run R:
==> flow/design.v (excerpt) <==
module myCPU (
    input  wire         cpu_rst,
    input  wire         cpu_clk,
    output wire [13:0]  inst_addr,
    input  wire [31:0]  inst,
    output wire [31:0]  Bus_addr,
    input  wire [31:0]  Bus_rdata,
    output wire         Bus_wen,
    output wire [31:0]  Bus_wdata
);
Settings: LEC_CHECK=0, CAP_MARGIN=5, CORE_ASPECT_RATIO=0.63, CORE_MARGIN=2, CORE_UTILIZATION=40, CTS_CLUSTER_SIZE=56, GPL_TIMING_DRIVEN=0, MAX_ROUTING_LAYER=met4, SLEW_MARGIN=20, TNS_END_PERCENT=95; clock period 8.5 ns.
run.sh (not shown) runs the stock make flow with config.mk's settings and CLKGATE_MAP_FILE=.
Layout checks on run R: not met. Flow itself completed; violations: negative setup slack.
diff inputs: run R => run D
Settings: CAP_MARGIN changed from 5 to 10; GPL_TIMING_DRIVEN removed (was 0); TNS_END_PERCENT removed (was 95); HOLD_SLACK_MARGIN newly set to 0.29; CORE_ASPECT_RATIO removed (was 0.63); CORE_UTILIZATION changed from 40 to 70; MAX_ROUTING_LAYER removed (was met4); CTS_CLUSTER_SIZE changed from 56 to 37; the clock period (ns, I/O delays scaled along) changed from 8.5 to 5.78.
## What came out
Run D got as far as 5_1_grt, where a tool error ended the run.
Quantity of gates resized following cts, run R and run D: larger value in run D
Compared with run R, run D shows row count lower by 7.
Run R → run D: CTS buffer count shows a reduction of 2; die area shows a reduction of about 43%; buffers inserted during post-CTS setup optimization shows an increase of 68%.
Buffer depth of the longest clock path: run D vs run R down 1
In run D, placed wire-length estimate after detailed placement is lower than in run R.

---

job 4631:
myCPU again, from the RTL that the note above started with.
==> flow/design.v (excerpt) <==
module myCPU (
    input  wire         cpu_rst,
    input  wire         cpu_clk,
    output wire [13:0]  inst_addr,
    input  wire [31:0]  inst,
    output wire [31:0]  Bus_addr,
    input  wire [31:0]  Bus_rdata,
    output wire         Bus_wen,
    output wire [31:0]  Bus_wdata
);
==> flow/config.mk <==
export PLATFORM = sky130hd
export DESIGN_NAME = myCPU
export DESIGN_NICKNAME = myCPU
export VERILOG_FILES = /design/flow/design.v
export SDC_FILE = /design/flow/constraint.sdc
export NUM_CORES = 4
export LEC_CHECK = 0
export CAP_MARGIN = 20
export CORE_MARGIN = 2
export CORE_UTILIZATION = 64
export SETUP_SLACK_MARGIN = 1.76
export SLEW_MARGIN = 20
==> flow/constraint.sdc <==
create_clock -name core_clock -period 6.06 [get_ports {cpu_clk}]
set_input_delay 1.2120 -clock core_clock [delete_from_list [all_inputs] [get_ports {cpu_clk}]]
set_output_delay 1.2120 -clock core_clock [all_outputs]
set_load 0.01 [all_outputs]
What the final checks of job 4631 revealed, after a flow that finished every stage, was a layout that fails on setup timing.
Relative to job 4631, the following input files were edited for job 1269:
- SETUP_SLACK_MARGIN no longer set, was 1.76
- ABC_AREA now 1, previously not set
- CORE_ASPECT_RATIO now 0.71, previously not set
- CORE_UTILIZATION now 40, was 64
- CTS_CLUSTER_DIAMETER now 283, previously not set
- CTS_CLUSTER_SIZE now 97, previously not set
- GPL_ROUTABILITY_DRIVEN now 0, previously not set
- MIN_ROUTING_LAYER now met2, previously not set
- the clock period (ns, I/O delays scaled along) now 8.5, was 6.06
Notes after the runs:
Seen in the log of job 1269: GRT-0116 during global routing (5_1_grt), after which the run never completed.
The adder-cell area share of the yosys netlist of job 1269 and that of job 4631 are within noise of each other.
For count of mapped cells out of synthesis, dividing the value from job 1269 by the value from job 4631 gives 1.7.
Job 4631 fits on a die that is smaller than the die of job 1269.
Compared with job 4631, number of rows in the core area in job 1269 increased by a little under 10%.
Summary of job 1269 over job 4631: area after synthesis rose 3.7%; unique cell type count in the Yosys netlist went down about 28%; sequential-to-total area share from yosys stat -2.0 points.
Here is what was changed in the inputs of job 7712 compared with job 1269.
- removing MIN_ROUTING_LAYER (formerly met2)
- setting HOLD_SLACK_MARGIN to 0.29 for the first time
- changing CORE_UTILIZATION from 40 to 70
- removing CORE_ASPECT_RATIO (formerly 0.71)
- removing CTS_CLUSTER_DIAMETER (formerly 283)
- changing CAP_MARGIN from 20 to 5
- changing CTS_CLUSTER_SIZE from 97 to 57
- removing GPL_ROUTABILITY_DRIVEN (formerly 0)
- removing ABC_AREA (formerly 1)
- setting SETUP_SLACK_MARGIN to -0.35 for the first time
- changing the clock period (ns, I/O delays scaled along) from 8.5 to 5.77
Notes after the runs:
Between job 1269 and job 7712, the post-place instance area figures differ only marginally.
Job 7712 did not finish; the tool stopped in global routing (5_1_grt) with error GRT-0116.
Count of unique library cells instantiated by Yosys went up by more than a quarter going from job 1269 to job 7712.
On job 7712: width of the die is 37% lower than what job 1269 gave.
Looking only at area after synthesis, and setting everything else aside, the higher value of job 1269 and job 7712 goes to job 1269.
| synthesized cell count | higher: job 1269 |
Job 7712 — HPWL after detailed placement about 3.6% lower, job 1269 as reference
In job 7712 the H-tree depth reported by CTS turned out 3 higher than in job 1269.
Taking job 1269 as the reference point, the placed instance count of job 7712 falls by 4,563.
### job 7712 -> job 2799
- CORE_UTILIZATION now 68, was 70
- ABC_AREA now 1, previously not set
- SETUP_SLACK_MARGIN now 1.13, was -0.35
- CAP_MARGIN now 20, was 5
- TNS_END_PERCENT now 20, previously not set
- CTS_CLUSTER_SIZE now 100, was 57
- HOLD_SLACK_MARGIN no longer set, was 0.29
- the clock period (ns, I/O delays scaled along) now 4.96, was 5.77
==> comparison <==
Job 2799 -> stages 100% | layout checks FAIL | setup timing. In the flow results for job 7712 and job 2799, the simple-gate area share of the yosys netlist is smaller on job 7712. From job 7712 to job 2799 the numbers moved as follows: xor-xnor portion of the synthesized cell area -0.60 points, area of the core region +7.5%, cell area after placement +1400 sq um, post-synthesis area per instance -5.6 sq um, number of cell instances after yosys synthesis +71%. Instance tally after logic synthesis (higher): job 2799. Diff job 7712 and job 2799: total die size lower in job 7712. In the tables for job 7712 and job 2799, synthesized area reads higher with job 2799.

---

myCPU again, from the RTL that the note above started with.
export LEC_CHECK = 0
export ABC_AREA = 1
export CAP_MARGIN = 15
export CELL_PAD_IN_SITES_DETAIL_PLACEMENT = 2
export CORE_ASPECT_RATIO = 0.74
export CORE_MARGIN = 3
export CORE_UTILIZATION = 62
export GPL_ROUTABILITY_DRIVEN = 0
export HOLD_SLACK_MARGIN = 0.13
export MAX_ROUTING_LAYER = met4
export MIN_ROUTING_LAYER = met2
export PLACE_DENSITY = 0.85
export SETUP_SLACK_MARGIN = -0.46
export SLEW_MARGIN = 20
create_clock -name core_clock -period 10.2 [get_ports {cpu_clk}]
The first run ended with an error in detailed placement.
Then changed:
Settings changed: ABC_AREA 1 to 0, CAP_MARGIN 15 to 5, CELL_PAD_IN_SITES_DETAIL_PLACEMENT 2 to default, CORE_ASPECT_RATIO 0.74 to 0.63, CORE_MARGIN 3 to 2, CORE_UTILIZATION 62 to 53, CTS_CLUSTER_SIZE from default to 56, GPL_ROUTABILITY_DRIVEN 0 to default, GPL_TIMING_DRIVEN from default to 1, HOLD_SLACK_MARGIN 0.13 to default, MAX_ROUTING_LAYER met4 to met5, PLACE_DENSITY 0.85 to default, SETUP_SLACK_MARGIN -0.46 to default, TNS_END_PERCENT from default to 10.
Clock period 10.2 ns to 5.81 ns, I/O delays scaled along.
With this change the flow stopped in global routing, error GRT-0116.
Die area came out higher by 11%.
Area after synthesis came out lower by 3.6%.
Synthesized cell count came out lower by 41%.
Then changed:
Settings changed: CAP_MARGIN 5 to 20, CORE_ASPECT_RATIO 0.63 to default, CORE_UTILIZATION 53 to 72, CTS_CLUSTER_DIAMETER from default to 364, CTS_CLUSTER_SIZE 56 to 14, GPL_TIMING_DRIVEN 1 to default, MAX_ROUTING_LAYER met5 to default, MIN_ROUTING_LAYER met2 to default, PLACE_DENSITY_LB_ADDON from default to 0.01, SETUP_SLACK_MARGIN from default to 1.41, SLEW_MARGIN 20 to 40, TNS_END_PERCENT 10 to default.
Clock period 5.81 ns to 4.78 ns, I/O delays scaled along.
Effect: The changed run aborted during global routing. Area after synthesis stays the same. Synthesized cell count does not change. Die size goes down by 26%.
Then changed:
Settings changed: ABC_AREA 0 to default, CORE_UTILIZATION 72 to 40, CTS_CLUSTER_DIAMETER 364 to default, CTS_CLUSTER_SIZE 14 to default, PLACE_DENSITY_LB_ADDON 0.01 to default, SETUP_SLACK_MARGIN 1.41 to default, SLEW_MARGIN 40 to 20.
Clock period 4.78 ns to 8.31 ns, I/O delays scaled along.
After rerunning:
- Now the flow completed with no timing, DRC or antenna violations
- die size increases by 79%
- synthesized area does not change
- synthesized cell count stays the same
Then changed:
Settings changed: CORE_UTILIZATION 40 to 72, GPL_ROUTABILITY_DRIVEN from default to 1, MIN_ROUTING_LAYER from default to met2, PLACE_DENSITY from default to 0.58, SETUP_SLACK_MARGIN from default to 1.17, SLEW_MARGIN 20 to 40, TNS_END_PERCENT from default to 45.
Clock period 8.31 ns to 5.12 ns, I/O delays scaled along.
After rerunning: This time the run never finished: it broke off in global routing. Synthesized area is unchanged. Die area went down by well over a third. Synthesized cell count is unchanged.

---

job 6308:
myCPU again, from the RTL that the note above started with.
Settings: LEC_CHECK=0, ABC_AREA=0, CAP_MARGIN=15, CELL_PAD_IN_SITES_DETAIL_PLACEMENT=2, CELL_PAD_IN_SITES_GLOBAL_PLACEMENT=1, CORE_ASPECT_RATIO=0.91, CORE_MARGIN=10, CORE_UTILIZATION=69, CTS_CLUSTER_DIAMETER=159, GPL_ROUTABILITY_DRIVEN=1, MIN_ROUTING_LAYER=met2, PLACE_DENSITY_LB_ADDON=0.11, SETUP_SLACK_MARGIN=0.25, SLEW_MARGIN=15; clock period 7.47 ns.
Job 6308 never completed, since it errored out during detailed placement (3_5_place_dp).
The following lists how job 8457 was set up differently from job 6308:
Settings: changing CORE_UTILIZATION from 69 to 70; removing CELL_PAD_IN_SITES_DETAIL_PLACEMENT (formerly 2); removing MIN_ROUTING_LAYER (formerly met2); removing ABC_AREA (formerly 0); removing CTS_CLUSTER_DIAMETER (formerly 159); removing PLACE_DENSITY_LB_ADDON (formerly 0.11); changing SLEW_MARGIN from 15 to 20; removing SETUP_SLACK_MARGIN (formerly 0.25); setting CTS_CLUSTER_SIZE to 41 for the first time; removing CELL_PAD_IN_SITES_GLOBAL_PLACEMENT (formerly 1); removing CORE_ASPECT_RATIO (formerly 0.91); changing CORE_MARGIN from 10 to 2; removing GPL_ROUTABILITY_DRIVEN (formerly 1); changing CAP_MARGIN from 15 to 20; changing the clock period (ns, I/O delays scaled along) from 7.47 to 6.28.
## What came out
Job 8457 | ERROR | global routing (5_1_grt). Job 8457 vs. job 6308: die extent in x shrank by 9.3%; initial core utilization grew by 0.91 points; die area shrank by 10%. Synthesized chip area reported by yosys: job 6308 vs job 8457 identical. Reported for job 8457 and job 6308, share of async-settable or async-resettable flops after synthesis turned out identical to the last digit.
### job 8457 -> job 4927
Settings: PLACE_DENSITY_LB_ADDON newly set to 0.0; SETUP_SLACK_MARGIN newly set to 1.08; CTS_CLUSTER_SIZE changed from 41 to 57; CELL_PAD_IN_SITES_GLOBAL_PLACEMENT newly set to 0; CELL_PAD_IN_SITES_DETAIL_PLACEMENT newly set to 0; GPL_ROUTABILITY_DRIVEN newly set to 1; CTS_CLUSTER_DIAMETER newly set to 350; CORE_ASPECT_RATIO newly set to 0.5; the clock period (ns, I/O delays scaled along) changed from 6.28 to 6.85.
[summary]
Status(job 4927) = ERROR, stage = detailed placement (3_5_place_dp). Job 8457 -> job 4927: die height decreased by more than a quarter. The row count reported for job 4927 is smaller than that of job 8457 by 36. Job 4927 and job 8457 ended up with roughly the same die area. Compared with job 8457, in job 4927 post-synth design cell area barely changed; core footprint stayed essentially flat; placer's final routability congestion estimate lost 0.019; width of the chip now larger. Diff job 8457..job 4927 | adder and majority cell fraction of the synthesized area | unchanged.
Input changes introduced in job 365 (baseline for comparison: job 4927):
Settings: CORE_ASPECT_RATIO changed from 0.5 to 0.91; CTS_CLUSTER_SIZE changed from 57 to 52; CORE_UTILIZATION changed from 70 to 72; PLACE_DENSITY_LB_ADDON changed from 0.0 to 0.01; CTS_CLUSTER_DIAMETER changed from 350 to 73.
Findings:
Job 365 terminated abnormally: global routing (5_1_grt) reported GRT-0116.
Job 4927 did not run to completion, as it errored out during detailed placement (3_5_place_dp).
Job 365 vs job 4927: placement row count up in job 365
Job 365 against job 4927: area inside the core boundary has decreased; synthesized cell count shows no meaningful change; overall die area -2.9%; core utilization at floorplan saw an increase.
Vertical extent of the die went up by more than a quarter going from job 4927 to job 365.
Synthesized flop and latch total came out exactly the same in job 365 and job 4927.
Relative to job 365, the following input files were edited for job 6332:
Settings: a deleted SETUP_SLACK_MARGIN that had been 1.08; a change of CORE_UTILIZATION from 72 to 60; a deleted GPL_ROUTABILITY_DRIVEN that had been 1; a deleted CELL_PAD_IN_SITES_GLOBAL_PLACEMENT that had been 0; a deleted CORE_ASPECT_RATIO that had been 0.91; a deleted CELL_PAD_IN_SITES_DETAIL_PLACEMENT that had been 0; a change of CTS_CLUSTER_SIZE from 52 to 98; a deleted PLACE_DENSITY_LB_ADDON that had been 0.01; a deleted CTS_CLUSTER_DIAMETER that had been 73; a change of the clock period (ns, I/O delays scaled along) from 6.85 to 4.88.
Findings:
The remaining runs in job 365 and job 6332 completed every stage, whereas job 365 halted early. The flow for job 6332 finished, though final verification flagged setup timing. Any difference in area after synthesis between job 365 and job 6332 is small enough to ignore. Compared with job 365, job 6332 shows horizontal die dimension higher by about 4.4%. From job 6332 to job 365, area figure in the yosys stat output did not move at all. Compared to job 365, job 6332 was floorplanned on a bigger die. Job 6332 against job 365: die span in y higher, count of hold-fix buffers inserted at cts roughly the same.
